==> 11-17 <==
==> flow/design.v <==
module CPU(clk, rst, memoryData, memoryAddress, dataOut, readSignal, writeSignal, AC);
input clk;
input rst;  
input [15:0] memoryData;
reg [3:0] state;
reg [5:0] PC;
reg [10:0] MAR;
reg signed [15:0] MBR;
reg [3:0] opcode;
reg M;
reg [15:0] IR;
reg zeroFlag, overflowFlag, carryFlag, negativeFlag;
output reg readSignal;
output reg writeSignal;
output reg signed [15:0] AC;
output reg [15:0] dataOut; 
output reg [10:0] memoryAddress;
reg signed [15:0] result;
parameter Load = 4'd1, Store = 4'd2, Add = 4'd3, Sub = 4'd4, Mul = 4'd5, Div = 4'd6 , Branch = 4'd7, BRZ = 4'd8;
always @ (posedge clk) begin
	if (rst) begin
	PC <= 0;
	state = 0;
	AC <= 0;
	dataOut <= 0;
	memoryAddress <= 0;
	zeroFlag = 0;
	overflowFlag = 0;
	carryFlag = 0;
	negativeFlag = 0;
	readSignal = 1;
	writeSignal = 0;
	end
	else
	case (state)
		0: begin  
			MAR <= PC;
			state = 1;
		end
		1: begin  
			writeSignal = 0;
			readSignal = 1;
			memoryAddress <= MAR;
			PC <= PC + 1;
			state = 2;
		end
		2:state = 3;  
		3: begin
			MBR <= memoryData;
			state = 4;
		end
		4: begin
			IR <= MBR;
			state = 5;
		end
		5: begin  
			opcode <= IR[15:12];
			M <= IR[11];
			MAR <= IR[10:0];
			state = 6;
		end
		6: begin
				if (opcode == Branch) begin  
					PC <= MAR; 
					state = 0;
				end
				else if (opcode == BRZ) begin  
					if(zeroFlag == 1 && M == 1) begin
						PC <= MAR;
						state = 0;
					end
					else begin
						state = 0;
					end
				end
				else begin
					state = 7;
				end
		end
		7: begin
			if (opcode == Store) begin
				memoryAddress <= MAR;
			end
			state = 8;
		end
		8: begin
			if (opcode == Store) begin  
				writeSignal = 1;
				readSignal = 0;
				dataOut <= AC;
				state = 0;
			end
			else begin
				state = 9;
			end
		end
		9: begin
			writeSignal = 0;
			readSignal = 1;
			if(M == 1) begin
				memoryAddress <= MAR;
			end
			state = 10;
			end
		10: begin
			state = 11;
		end
		11: begin
			if (M == 1) begin
				MBR <= memoryData;
			end
			else if (M == 0) begin
				MBR <= $signed(IR[10:0]);
			end
			state = 12;
		end
		12: begin  
			if (opcode == Load) begin  
				AC <= MBR;
				state = 0;
			end
			else if (opcode != Add && opcode != Sub && opcode != Mul && opcode != Div) begin  
				state = 0;
			end
			else begin
				case(opcode)
				Add :  
					begin
					{carryFlag, result} = AC + MBR;
					zeroFlag = (result==0)? 1:0;
					if(AC[15]==MBR[15]) begin
					  if(MBR[15]==result[15])begin
					  overflowFlag = 0;
					  end
					  else begin
					  overflowFlag = 1;
					  end
					end
					else begin
					overflowFlag = 0;
					end						
					negativeFlag =(result[15]==1)? 1:0;	
					end
				Sub :  
					begin
					{carryFlag, result} = AC - MBR;
					zeroFlag = (result==0)? 1:0;
					if(AC[15]==MBR[15]) begin
					  if(MBR[15]==result[15])begin
					  overflowFlag = 0;
					  end
					  else begin
					  overflowFlag = 1;
					  end
					end
					else begin
					overflowFlag = 0;
					end
					negativeFlag =(result[15]==1)? 1:0;
					end
				Mul :  
					begin
					result = AC * MBR;
					zeroFlag = (result==0)? 1:0;
					if(result > 16'h0FFF || result < 16'hF000) begin
					overflowFlag = 1;
					end
					else begin
						overflowFlag = 0;
					end
					negativeFlag =(result[15]==1)? 1:0;
					end	
				Div :  
					begin
					if (MBR == 0) result = 0;  
					else result = AC / MBR;
					zeroFlag = (result==0)? 1:0;
					negativeFlag =(result[15]==1)? 1:0;
					end						
			endcase  
			AC <= result;
			state = 0;
			end
		end
	endcase
end
endmodule
==> flow/run.sh <==
#!/bin/bash
# the make line also repeats each setting of config.mk as NAME=value (left out here)
make -C /OpenROAD-flow-scripts/flow DESIGN_CONFIG=/design/flow/config.mk WORK_HOME=/design/flow/orfs CLKGATE_MAP_FILE= finish
==> flow/config.mk <==
export PLATFORM = sky130hd
export DESIGN_NAME = CPU
export DESIGN_NICKNAME = CPU
export VERILOG_FILES = /design/flow/design.v
export SDC_FILE = /design/flow/constraint.sdc
export NUM_CORES = 4
export LEC_CHECK = 0
export ABC_AREA = 1
export CAP_MARGIN = 20
export CORE_ASPECT_RATIO = 0.74
export CORE_MARGIN = 8
export CORE_UTILIZATION = 44
export CTS_CLUSTER_SIZE = 15
export GPL_ROUTABILITY_DRIVEN = 1
export GPL_TIMING_DRIVEN = 1
export MAX_ROUTING_LAYER = met4
export PLACE_DENSITY = 0.6
export SLEW_MARGIN = 15
==> flow/constraint.sdc <==
create_clock -name core_clock -period 22.3 [get_ports {clk}]
set_input_delay 4.4600 -clock core_clock [delete_from_list [all_inputs] [get_ports {clk}]]
set_output_delay 4.4600 -clock core_clock [all_outputs]
set_load 0.01 [all_outputs]
==> 06-24: changes against 11-17 <==
- CAP_MARGIN: 20 -> 0
- CORE_MARGIN: 8 -> 2
- CORE_UTILIZATION: 44 -> 72
- CTS_CLUSTER_DIAMETER: default -> 391
- CTS_CLUSTER_SIZE: 15 -> 96
- GPL_ROUTABILITY_DRIVEN: 1 -> default
- GPL_TIMING_DRIVEN: 1 -> default
- MAX_ROUTING_LAYER: met4 -> default
- SETUP_SLACK_MARGIN: default -> -2.0
- SLEW_MARGIN: 15 -> 20
- TNS_END_PERCENT: default -> 5
==> flow/constraint.sdc (replaced) <==
create_clock -name core_clock -period 21.4 [get_ports {clk}]
set_input_delay 4.2800 -clock core_clock [delete_from_list [all_inputs] [get_ports {clk}]]
set_output_delay 4.2800 -clock core_clock [all_outputs]
set_load 0.01 [all_outputs]
==> summary.txt <==
Item: results of the latest flow run.

- The critical path start-end classification is flop to flop.
- The wire length on met3 is just under 6000 um.
- The most utilized layer in the global route result is met1.
- The core utilization at floorplan is 44.6%.
- The filler cells instantiated in the layout total 3733.
- The startpoint identified for the worst register-to-register timing path is MBR[1].
- The number of nets with antenna violations after detailed routing is 0.
- The run finished, with violations left.
- The total cell area at the placement stage is 0.0246 mm2.
- The post-route cell area is ~0.028 mm2.
- The slack of the critical path is -4.47 ns.
- After layout, the design draws a total of 0.610 mW.
- The layout checks failed on setup timing.
- The met2 routed wirelength is 29800 um.
- The count of final setup violators is 33.
- Across the run, the number of max-cap violations was 0.
- The capture point of the critical path is AC[15].
- For this block, the routed nets add up to 71200 um of wire.
- The capture point of the worst reg-to-reg path is AC[15].
(the above is from 11-17)
==> summary.txt <==
Flow results.

- The flow did not finish.
- It got as far as clock tree synthesis and failed there.
- The first error in the log reads "[ERROR DPL-0033] detailed placement checks failed during check placement".
- Summing all placed instances gives a cell area of approximately 0.024 mm2.
- The portion of synthesized area spent on multiplexers is 0%.
- The number of register bits inferred by synthesis is 129.
- The total die size is 0.0277 mm2.
- For this configuration, the core starts out at a cell density of 72.7%.
- The commonest register cell after synthesis is sky130_fd_sc_hd__dfxtp_1.
- Per the post-place timing report, worst setup slack is -6.68 ns.
- Per the gpl log, the routability congestion estimate is between 1 and 1.5.
- The total core area is 0.0262 mm2.
- The cell taking the most area after synthesis is sky130_fd_sc_hd__ha_1.
- By area the synthesized netlist is led by sky130_fd_sc_hd__ha_1, sky130_fd_sc_hd__nand2_1, sky130_fd_sc_hd__edfxtp_1.
(the above is from 06-24)

---

==> try-quartz <==
Starts from the design.v that is shown in full above.
Settings: LEC_CHECK=0, ABC_AREA=0, CAP_MARGIN=10, CORE_ASPECT_RATIO=0.95, CORE_MARGIN=5, CORE_UTILIZATION=63, CTS_CLUSTER_DIAMETER=187, CTS_CLUSTER_SIZE=95, MAX_ROUTING_LAYER=met4, PLACE_DENSITY=0.35, SETUP_SLACK_MARGIN=5.0, SLEW_MARGIN=10; clock period 35.8 ns.
run.sh (not shown) runs the stock make flow with config.mk's settings and CLKGATE_MAP_FILE=.
==> inputs of try-harbor, as changes to try-quartz <==
Settings changed: CAP_MARGIN 10 to 5, CELL_PAD_IN_SITES_DETAIL_PLACEMENT set to 2, CELL_PAD_IN_SITES_GLOBAL_PLACEMENT set to 1, CORE_ASPECT_RATIO 0.95 to 0.52, CORE_UTILIZATION 63 to 50, CTS_CLUSTER_DIAMETER 187 to 252, CTS_CLUSTER_SIZE 95 to 25, GPL_ROUTABILITY_DRIVEN set to 1, GPL_TIMING_DRIVEN set to 0, MAX_ROUTING_LAYER met4 to met5, PLACE_DENSITY 0.35 to not set, PLACE_DENSITY_LB_ADDON set to 0.06, SETUP_SLACK_MARGIN 5.0 to not set.
==> inputs of try-garnet, as changes to try-quartz <==
Settings changed: CORE_ASPECT_RATIO 0.95 to 0.5, CORE_UTILIZATION 63 to 60, TNS_END_PERCENT set to 15.
==> inputs of try-willow, as changes to try-quartz <==
Settings changed: ABC_AREA 0 to not set, CAP_MARGIN 10 to 20, CORE_ASPECT_RATIO 0.95 to not set, CORE_MARGIN 5 to 2, CORE_UTILIZATION 63 to 66, CTS_CLUSTER_DIAMETER 187 to 49, CTS_CLUSTER_SIZE 95 to not set, MAX_ROUTING_LAYER met4 to not set, PLACE_DENSITY 0.35 to not set, SETUP_SLACK_MARGIN 5.0 to -2.0, SLEW_MARGIN 10 to 20.
==> flow/constraint.sdc (replaced) <==
create_clock -name core_clock -period 27.5 [get_ports {clk}]
set_input_delay 5.5000 -clock core_clock [delete_from_list [all_inputs] [get_ports {clk}]]
set_output_delay 5.5000 -clock core_clock [all_outputs]
set_load 0.01 [all_outputs]
==> summary of the runs <==
- try-quartz passed the timing, DRC and antenna checks. try-harbor ended with an error in detailed placement (3_5_place_dp). try-willow finished with setup timing left. try-garnet ran to the end with no violations.
- The lowest clock power belongs to try-quartz, the highest to try-willow.
- Combinational power, lowest first: try-garnet, try-quartz, try-willow.
- Critical path depth: try-garnet < try-willow < try-quartz.
- Between try-garnet and try-willow, the lower power is in try-garnet (gap about 24%, measured against try-willow).
- The lowest sequential share of layout area belongs to try-willow, the highest to try-garnet.

---

==> garnet <==
Starts from the design.v that is shown in full above.
Settings: LEC_CHECK=0, ABC_AREA=1, CAP_MARGIN=20, CORE_MARGIN=2, CORE_UTILIZATION=68, CTS_CLUSTER_DIAMETER=340, CTS_CLUSTER_SIZE=99, PLACE_DENSITY=0.6, SETUP_SLACK_MARGIN=-1.24, SLEW_MARGIN=20; clock period 44.8 ns.
==> inputs of xenon, as changes to garnet <==
Settings changed: ABC_AREA 1 to not set, CELL_PAD_IN_SITES_DETAIL_PLACEMENT set to 2, CORE_UTILIZATION 68 to 40, CTS_CLUSTER_DIAMETER 340 to not set, CTS_CLUSTER_SIZE 99 to not set, PLACE_DENSITY 0.6 to not set, SETUP_SLACK_MARGIN -1.24 to not set, TNS_END_PERCENT set to 95.
==> flow/constraint.sdc (replaced) <==
create_clock -name core_clock -period 42.0 [get_ports {clk}]
set_input_delay 8.4000 -clock core_clock [delete_from_list [all_inputs] [get_ports {clk}]]
set_output_delay 8.4000 -clock core_clock [all_outputs]
set_load 0.01 [all_outputs]
==> comparison <==
Via count: xenon is higher than garnet (about 20%). Synthesized area: xenon is larger than garnet (0.76%). Between xenon and garnet, the lower clock skew is in garnet (gap 0.022 ns). Of garnet and xenon, garnet has the higher final cell count (gap 6.8%, measured against xenon). Of xenon and garnet, xenon has the higher cell area (gap about 4%, measured against garnet). Between garnet and xenon, the lower routed wire length is in garnet (gap about 50%, measured against xenon). In garnet the first-iteration DRC count is lower than in xenon, by 47%. Against xenon, the utilization of garnet is higher by 29 points. xenon ran to the end with violations: max-capacitance violations, max-slew violations, negative setup slack. garnet finished clean. Against xenon, the critical path depth of garnet is higher by 97. In xenon the sequential share of layout area is lower than in garnet, by 0.60 points. Fmax: xenon is lower than garnet (about 20%).
==> figures <==
Final hold slack: xenon 0.445 ns; garnet 0.420 ns
Cell type with the highest occurrence count on the critical path: xenon ha_1; garnet nand2_1
Result of the run: xenon failed layout checks; garnet complete, no violations
Violated checks: xenon max-capacitance violations, max-slew violations, negative setup slack; garnet -
Share of the synthesized netlist area taken by xor and xnor gates: xenon 8.07%; garnet 6.17%
Crit path DAT: xenon 42.59 ns; garnet 34.33 ns
Combinational fraction of design power: xenon 8.7%; garnet 7.2%
Net switching power of the design: xenon 0.106 mW; garnet 0.0738 mW
Minimum clock period: xenon 42.28 ns; garnet 33.97 ns
Area of the placeable core: xenon 0.0475 mm²; garnet 0.0276 mm²
Seq/total area: xenon 15.1%; garnet 15.7%
Post-detailed-routing wire length: xenon 120 mm; garnet 57.9 mm
VDD IR-drop max: xenon 35.9 µV; garnet 26.6 µV
Number of vias per cell: xenon 7.46; garnet 5.87
Transition time of the tightest slew-check pin: xenon 1.75 ns; garnet 1.06 ns
Number of antenna violations at the first check in global routing: xenon 13; garnet 0
Number of non-clock buffers: xenon 125; garnet 88
Pin count of the biggest net entering global routing: xenon 61; garnet 40
Part of the Yosys area used for sequential elements: xenon 16.8%; garnet 17.0%
Non-clock inverter count in the final layout: xenon 183; garnet 506
Maxcap violations: xenon 1; garnet 0
Pre-CTS worst setup slack: xenon 2.04 ns; garnet 11.51 ns
Area of the mapped netlist: xenon 0.0192 mm²; garnet 0.0190 mm²
Stage-log warning count: xenon 42; garnet 44

---

==> v17 <==
RTL: the design.v shown in full above, as it stands there.
make LEC_CHECK=0 ABC_AREA=0 CAP_MARGIN=5 CELL_PAD_IN_SITES_DETAIL_PLACEMENT=2 CELL_PAD_IN_SITES_GLOBAL_PLACEMENT=1 CORE_ASPECT_RATIO=0.52 CORE_MARGIN=5 CORE_UTILIZATION=50 CTS_CLUSTER_DIAMETER=252 CTS_CLUSTER_SIZE=25 GPL_ROUTABILITY_DRIVEN=0 GPL_TIMING_DRIVEN=0 HOLD_SLACK_MARGIN=0.21 MAX_ROUTING_LAYER=met5 PLACE_DENSITY_LB_ADDON=0.06 SETUP_SLACK_MARGIN=-2.0 SLEW_MARGIN=10 finish   # period 35.8 ns
==> v5 (differences from v17) <==
- ABC_AREA: 0 -> not set
- CAP_MARGIN: 5 -> 20
- CELL_PAD_IN_SITES_DETAIL_PLACEMENT: 2 -> not set
- CELL_PAD_IN_SITES_GLOBAL_PLACEMENT: 1 -> not set
- CORE_ASPECT_RATIO: 0.52 -> not set
- CORE_MARGIN: 5 -> 2
- CTS_CLUSTER_DIAMETER: 252 -> not set
- CTS_CLUSTER_SIZE: 25 -> not set
- GPL_ROUTABILITY_DRIVEN: 0 -> not set
- GPL_TIMING_DRIVEN: 0 -> not set
- HOLD_SLACK_MARGIN: 0.21 -> not set
- MAX_ROUTING_LAYER: met5 -> not set
- PLACE_DENSITY_LB_ADDON: 0.06 -> not set
- SETUP_SLACK_MARGIN: -2.0 -> 5.0
- SLEW_MARGIN: 10 -> 20
==> flow/constraint.sdc (replaced) <==
create_clock -name core_clock -period 21.5 [get_ports {clk}]
set_input_delay 4.3000 -clock core_clock [delete_from_list [all_inputs] [get_ports {clk}]]
set_output_delay 4.3000 -clock core_clock [all_outputs]
set_load 0.01 [all_outputs]
==> results_slide.txt <==
Run Summary

Outcome
  • Status: complete, but fails checks
  • Failed Checks: negative setup slack

Die
  • Fp_density: 50.9%
  • Die area: 39900 sq um
  • Die height: 200 um
  • Core footprint: 37700 sq um
  • # rows: 71

Setup path
  • Crit-path max FO: 14

STA
  • Period minus WS final: 26.86 ns
  • Final WS setup: -5.36 ns
  • # setup viols final: 33

Global route
  • Largest net degree at the start of global routing: 61

Pwr
  • P_seq: 0.000262 W

Route
  • Drt initial violations: 1477

Synth
  • Chip Area, Yosys: 19200 sq um
the above is filed under v5

==> results_slide.txt <==
Flow Results at a Glance

Outcome
  • Status: stopped before the end
  • Halt Stage: detailed placement
  • Tool error: [ERROR DPL-0033] detailed placement checks failed during check placement.

Synth
  • Mapped Cells: 2362
  • Largest type area fraction: 15.0%
  • Chip Area, Yosys: 19200 sq um
  • Adder share: 23.5%

Die
  • Fp_density: 51.0%
  • Die area: 42500 sq um
  • # rows: 51
  • Core footprint: 37600 sq um
  • Die height: 151 um

Placed design
  • Port Buffers: 62
the above is filed under v17

Power is estimated from default activity; no workload was simulated.
